Setup of build 33:
// recon_top_level
module recon_top_level#(parameter WIDTH = 15)( 
input [WIDTH:0] Xo, Zo , Yo,
input clk,
input ext_reset,
input [1:0] sel,
output [WIDTH:0] mac_out,
output [WIDTH:0] f,
input af_en,
output complete
);
For scale: roughly 200 flip-flops, about 19000 um^2 of cells after synthesis.
Settings: LEC_CHECK=0, ABC_AREA=1, CAP_MARGIN=20, CORE_MARGIN=2, CORE_UTILIZATION=71, GPL_ROUTABILITY_DRIVEN=0, MAX_ROUTING_LAYER=met4, MIN_ROUTING_LAYER=met1, PLACE_DENSITY=0.63, SETUP_SLACK_MARGIN=0.13, SLEW_MARGIN=40, TNS_END_PERCENT=45; clock period 6.48 ns.
run.sh (not shown) runs the stock make flow with config.mk's settings and CLKGATE_MAP_FILE=.
Build 33 had finished all stages when the layout checks came back failing, citing setup timing.
Here is what was changed in the inputs of build 12 compared with build 33.
- removing PLACE_DENSITY (formerly 0.63)
- removing MIN_ROUTING_LAYER (formerly met1)
- removing MAX_ROUTING_LAYER (formerly met4)
- changing SLEW_MARGIN from 40 to 20
- changing CORE_UTILIZATION from 71 to 69
- removing SETUP_SLACK_MARGIN (formerly 0.13)
- removing GPL_ROUTABILITY_DRIVEN (formerly 0)
- removing TNS_END_PERCENT (formerly 45)
- changing the clock period (ns, I/O delays scaled along) from 6.48 to 4.8
Notes after the runs:
- Of build 33 and build 12, only build 12 fails to reach the end of the flow.
- Number of core rows grows slightly when moving from build 33 to build 12.
- There was hardly any difference in number of cells in the yosys synthesis report between build 12 and build 33.
- Compared with build 33, post-DP HPWL in build 12 increased by a few percent.
- Re number of buffers on the longest clock path: no difference whatsoever between build 33 and build 12.
- [compare] base=build 33 new=build 12: minimum setup slack after placement dropped 1.38 ns; core utilization before placement now sits lower; number of cells upsized or downsized after cts increased by about 130% relative to the old numbers.
- From build 33 to build 12 the numbers moved as follows: core outline area now sits higher; area of the die increased by about 3% relative to the old numbers; placed instance area increased 1600 um^2.
Inputs modified between build 12 and build 98:
- ABC_AREA no longer set, was 1
- CORE_UTILIZATION now 54, was 69
- CTS_CLUSTER_SIZE now 99, previously not set
- the clock period (ns, I/O delays scaled along) now 7.22, was 4.8
Build 98 ran in full, but the layout does not pass; the checks complain about setup timing.
Changes observed in build 98 relative to build 12: post-synthesis adder-cell area fraction decreased 0.40 points; share of synthesized cell area in and, or, nand and nor gates fell by 9.7 points.
Delta (build 98 minus build 12): die size shows an increase of 9400 um^2, AND-OR/OR-AND share of the synthesized area climbed 6.0 points, total nets after synthesis saw a decrease, gate count after technology mapping lower, post-synthesis instance area up 3.9%.
Build 98 vs build 12, largest family of logic cells by area: AND-OR/OR-AND gates vs simple AND/OR/NAND/NOR gates
Build 12 has lower per-instance average area after synthesis than build 98.
[compare] base=build 12 new=build 98: initial core utilization fell by 15 points, chip area from the yosys synthesis statistics went up 3.9%.

* * *

## run 1
The RTL this note starts from:
==> flow/design.v <==
`timescale 1ns / 1ps
module add_sub #(parameter WIDTH = 15)(
input signed [WIDTH:0] a,b,
input sel, 
output signed [WIDTH:0] out
);
wire [WIDTH+1:0] sum;
assign sum = sel?a-b:a+b;
assign out = {sum[WIDTH+1],sum[WIDTH-1:0]};
endmodule
`timescale 1ns / 1ps
module mux #(parameter WIDTH = 15)(
input [WIDTH:0] a,b,
input sel,
output [WIDTH:0]out
);
assign out = sel?b:a;
endmodule
`timescale 1ns / 1ps
module shifter#(parameter WIDTH = 15)(
input signed [WIDTH:0] a,
output signed [WIDTH:0] b,
input m , 
input [3:0] i
);
assign b = m? (a)>>>i :((i!=0)?(a)>>>(i-1):a);
endmodule
`timescale 1ns / 1ps
module rom#(parameter WIDTH = 15)(
input clk,
input sel ,
input [3:0] i,
output [WIDTH:0] rom_out
    );
 reg [WIDTH:0] rom_mem [0:19] ;
 initial begin
 rom_mem[0] =  16'b0000010000000000;
 rom_mem[1] =  16'b0000001000000000;
 rom_mem[2] =  16'b0000000100000000;
 rom_mem[3] =  16'b0000000010000000;
 rom_mem[4] =  16'b0000000001000000;
 rom_mem[5] =  16'b0000000000100000;
 rom_mem[6] =  16'b0000000000010000;
 rom_mem[7] =  16'b0000000000001000;
 rom_mem[8] =  16'b0000000000000100;
 rom_mem[9] =  16'b0000000000000010;
 rom_mem[10] =  16'b0000001000110010;
 rom_mem[11] =  16'b0000000100000110;
 rom_mem[12] =  16'b0000000010000001;
 rom_mem[13] =  16'b0000000001000000;
 rom_mem[14] =  16'b0000000000100000;
 rom_mem[15] =  16'b0000000000010000;
 rom_mem[16] =  16'b0000000000001000;
 rom_mem[17] =  16'b0000000000000100;
 rom_mem[18] =  16'b0000000000000010;
 rom_mem[19] =  16'b0000000000000001;
 end   
 assign rom_out = sel?rom_mem[i+9]:rom_mem[i-1];
endmodule
`timescale 1ns / 1ps
module recon_controlpath(
input clk,reset,
output reg selmx,selmy,selmz,
output reg [3:0]  i
);
reg start;
always @ (posedge clk) begin
    if(reset) begin 
        i <= 0;
        selmx <= 0;
        selmy <= 0;
        selmz <= 0; 
        start <= 1;
    end
    else if(start) begin
        if(i!=0) begin
        selmx <= 1;
        selmy <= 1;
        selmz <= 1; 
        end
        if(i != 10) begin
         i <= i+1;
        end
        else if (i==10) begin
            start <= 0;
            i <= 0;
            selmx <= 0;
            selmy <= 0;
            selmz <= 0; 
        end
    end
end
endmodule
`timescale 1ns / 1ps
module recon_datapath#(parameter WIDTH = 15)(
input clk,
input m,div,
input [WIDTH:0] Xo,Yo,Zo ,
input selmx,selmy,selmz,
output reg [WIDTH:0] Xout,Yout, Zout,
input [WIDTH:0] z_rom,
input [3:0] i
);
wire [WIDTH:0] x_mux, y_mux , z_mux;
wire [WIDTH:0] x_asout, y_asout , z_asout; 
wire [WIDTH:0] x_fout;
mux m_x(Xo , Xout , selmx , x_mux);
mux m_y(Yo , Yout , selmy , y_mux);
mux m_z(Zo , Zout , selmz , z_mux);
reg [WIDTH:0] Xi , Yi , Zi;
wire di = div?(~y_mux[15]):z_mux[15];
always @ (posedge clk) begin 
if(i!=0) begin
    Xout <= x_fout;
    Yout <= y_asout;
    Zout <= z_asout;
end
end
wire [WIDTH:0] x_sft, y_sft; 
shifter shftx(x_mux ,x_sft ,m, i);
shifter shfty(y_mux ,y_sft,m, i);
add_sub X_as(x_mux , y_sft ,di, x_asout);
add_sub Y_as(y_mux , x_sft ,di, y_asout);
add_sub Z_as(z_mux , z_rom ,~(di), z_asout);
mux m_xout(x_mux, x_asout , m , x_fout);
endmodule
`timescale 1ns / 1ps
module recon#(parameter WIDTH = 15)(
input clk,reset,m,div,
input [WIDTH:0] Xo, Yo ,Zo,
output [WIDTH:0] Xout , Yout , Zout,
output [3:0] i
);
wire selmx,selmy,selmz;
wire [WIDTH:0] rom_out ;
recon_datapath dt(clk,m,div,Xo,Yo,Zo,selmx, selmy,selmz,Xout, Yout, Zout ,rom_out, i);
recon_controlpath ct(clk,reset,selmx,selmy,selmz,i);
rom rm(clk,m,i,rom_out);
endmodule
`timescale 1ns / 1ps
module latch#(parameter WIDTH=15)(
input [WIDTH:0] Xout,Yout,Zout,
input [3:0] i,
input clk,reset,
output reg [WIDTH:0] X_H,Y_H,Z_H,
input af_en);
always@(posedge clk) begin
    if(reset) begin
        X_H<=16'b0;
        Y_H<=16'b0;
        Z_H<=16'b0;
    end
    else if(i==10&af_en)begin
        X_H<=16'b0000010011010100;
        Y_H<=16'b0;
        Z_H<=Yout;
    end
end
endmodule
`timescale 1ns / 1ps
module ResetLogic#(parameter WIDTH=15 )(
input ext_reset,
input clk,
output reg reset1,reset2,reset3,complete
);
reg [5:0] counter;
always@(posedge clk)begin
    if(ext_reset) begin
        reset1<=1;
        reset2<=1;
        reset3 <=1;
        complete <= 0;
        counter<=0;
    end
    else if(counter==0)begin
        counter<=counter+1;
        reset1<=0;
    end
    else if(counter==11) begin
        reset2<=0;
        counter <= counter + 1;
    end
    else if (counter == 22) begin 
        reset3 <= 0;
        counter <= counter + 1;
    end
    else if(counter ==33) begin
        complete <= 1;
    end
    else if(counter <34) begin 
        counter <= counter + 1;
    end
end
endmodule
`timescale 1ns / 1ps
module Neuron#(parameter WIDTH=15)(
input [WIDTH:0] Xo,Yo,Zo,
input clk,reset,
output [WIDTH:0] Sin_H,Cos_H,Z, 
output reset3,complete,
output [WIDTH:0] Yout,
input af_en
);
wire reset1,reset2;
wire zz;
assign Z=Yout;
wire[WIDTH:0] Xout,Zout;
wire [3:0] i1,i2;
wire [WIDTH:0] X_H,Y_H,Z_H;
reg [3:0] i1_d;
ResetLogic RL(reset,clk,reset1,reset2,reset3,complete);
recon linear(clk,reset1,1'b0,1'b0,Xo, Yo ,Zo,Xout , Yout , Zout, i1);
always @(posedge clk) i1_d <= i1;
latch l1(Xout,Yout,Zout, i1_d,clk,reset1,X_H,Y_H,Z_H,af_en);
recon hyperbolic(clk,reset2,1'b1,1'b0,X_H,Y_H,Z_H,Cos_H,Sin_H,zz,i2);
endmodule
`timescale 1ns / 1ps
module recon_top_level#(parameter WIDTH = 15)( 
input [WIDTH:0] Xo, Zo , Yo,
input clk,
input ext_reset,
input [1:0] sel,
output [WIDTH:0] mac_out,
output [WIDTH:0] f,
input af_en,
output complete
);
wire [WIDTH:0] z, coshz, sinhz;
wire reset3;
Neuron #(WIDTH)inneuron(Xo,Yo,Zo,clk,ext_reset, sinhz,coshz,z,reset3,complete,mac_out,af_en);
wire sign_z=z[WIDTH];
wire [WIDTH:0]relu ;
assign relu=sign_z?0:z;
wire [WIDTH:0] ez, ez_1;
add_sub #(WIDTH) adder1(coshz, sinhz, sel[0], ez);
add_sub #(WIDTH) adder2(ez, 16'b0000010000000000, sel[0], ez_1);
wire [WIDTH:0] w2,w3;
wire [WIDTH:0] divisor , dividend;
mux  #(WIDTH)m1(ez, coshz, sel[0], w2);
mux #(WIDTH) m2(ez_1, sinhz, sel[0], w3);
wire [WIDTH:0] div_out;
assign divisor =  {w3[15], (w3[14:0]>>2) };
assign dividend = {w2[15], (w2[14:0]>>2) };
wire [WIDTH:0] X_divout,Y_divout;
recon #(WIDTH) r_div(
 clk,reset3,1'b0,1'b1,
divisor, dividend ,16'b0,
 X_divout , Y_divout , div_out
);
assign f=sel[1]?(sel[0]?mac_out:relu):div_out;  
endmodule
clock: 5.87 ns
lec_check: 0
abc_area: 1
cap_margin: 20
core_margin: 2
core_utilization: 72
cts_cluster_diameter: 234
max_routing_layer: met4
place_density_lb_addon: 0.01
setup_slack_margin: 1.7
slew_margin: 20
tns_end_percent: 85
Run 1 failed in clock tree synthesis (4_1_cts) with DPL-0033.
#### Input delta (run 2 over run 1)
- PLACE_DENSITY_LB_ADDON no longer set, was 0.01
- CTS_CLUSTER_DIAMETER now 400, was 234
- MAX_ROUTING_LAYER no longer set, was met4
- TNS_END_PERCENT no longer set, was 85
- SETUP_SLACK_MARGIN no longer set, was 1.7
- the clock period (ns, I/O delays scaled along) now 2.87, was 5.87
[summary]
- From run 1 to run 2, chip area line of the yosys report did not move at all.
- Flow for run 2 halted at detailed placement (3_5_place_dp), error code DPL-0033.
- Changes observed in run 2 relative to run 1: total standard cell area after synthesis about even, flop and latch count out of synthesis barely changed.
--- input diff run 2..run 3 ---
- SETUP_SLACK_MARGIN now 0.52, previously not set
- ABC_AREA now 0, was 1
- CTS_CLUSTER_SIZE now 98, previously not set
- the clock period (ns, I/O delays scaled along) now 2.55, was 2.87
Run 3 did not finish; a tool error ended it in detailed placement (3_5_place_dp). Run 2: it failed during detailed placement (3_5_place_dp), and the tool reported DPL-0033. Going from run 2 to run 3, number of cells in Yosys stat now sits lower, floorplan die area climbed about 4%, synthesized area increased by 3.9% relative to the old numbers.
--- input diff run 3..run 4 ---
- a deleted SETUP_SLACK_MARGIN that had been 0.52
- a deleted CTS_CLUSTER_SIZE that had been 98
- a deleted CTS_CLUSTER_DIAMETER that had been 400
- an added TNS_END_PERCENT of 45
- a deleted ABC_AREA that had been 0
- a change of the clock period (ns, I/O delays scaled along) from 2.55 to 4.37
==> results <==
FAIL run 4 @ clock tree synthesis (4_1_cts): tool exited with error
The cell count listed in synth_stat.txt of run 4 and that of run 3 are within noise of each other.
Comparing run 3 against run 4, there is no change at all in quantity of I/O buffers inserted on ports.
Per the comparison of run 4 with run 3, synthesized cell area flat, total core area held, fraction of registers with async set/reset closely matched the old numbers.
Synthesized flop and latch total came out exactly the same in run 4 and run 3.
Run 4: final weighted congestion of routability-driven global placement 5.0% below run 3
Synthesized-area fraction occupied by and/or/nand/nor cells came out exactly the same in run 4 and run 3.
Die size came out exactly the same in run 4 and run 3.
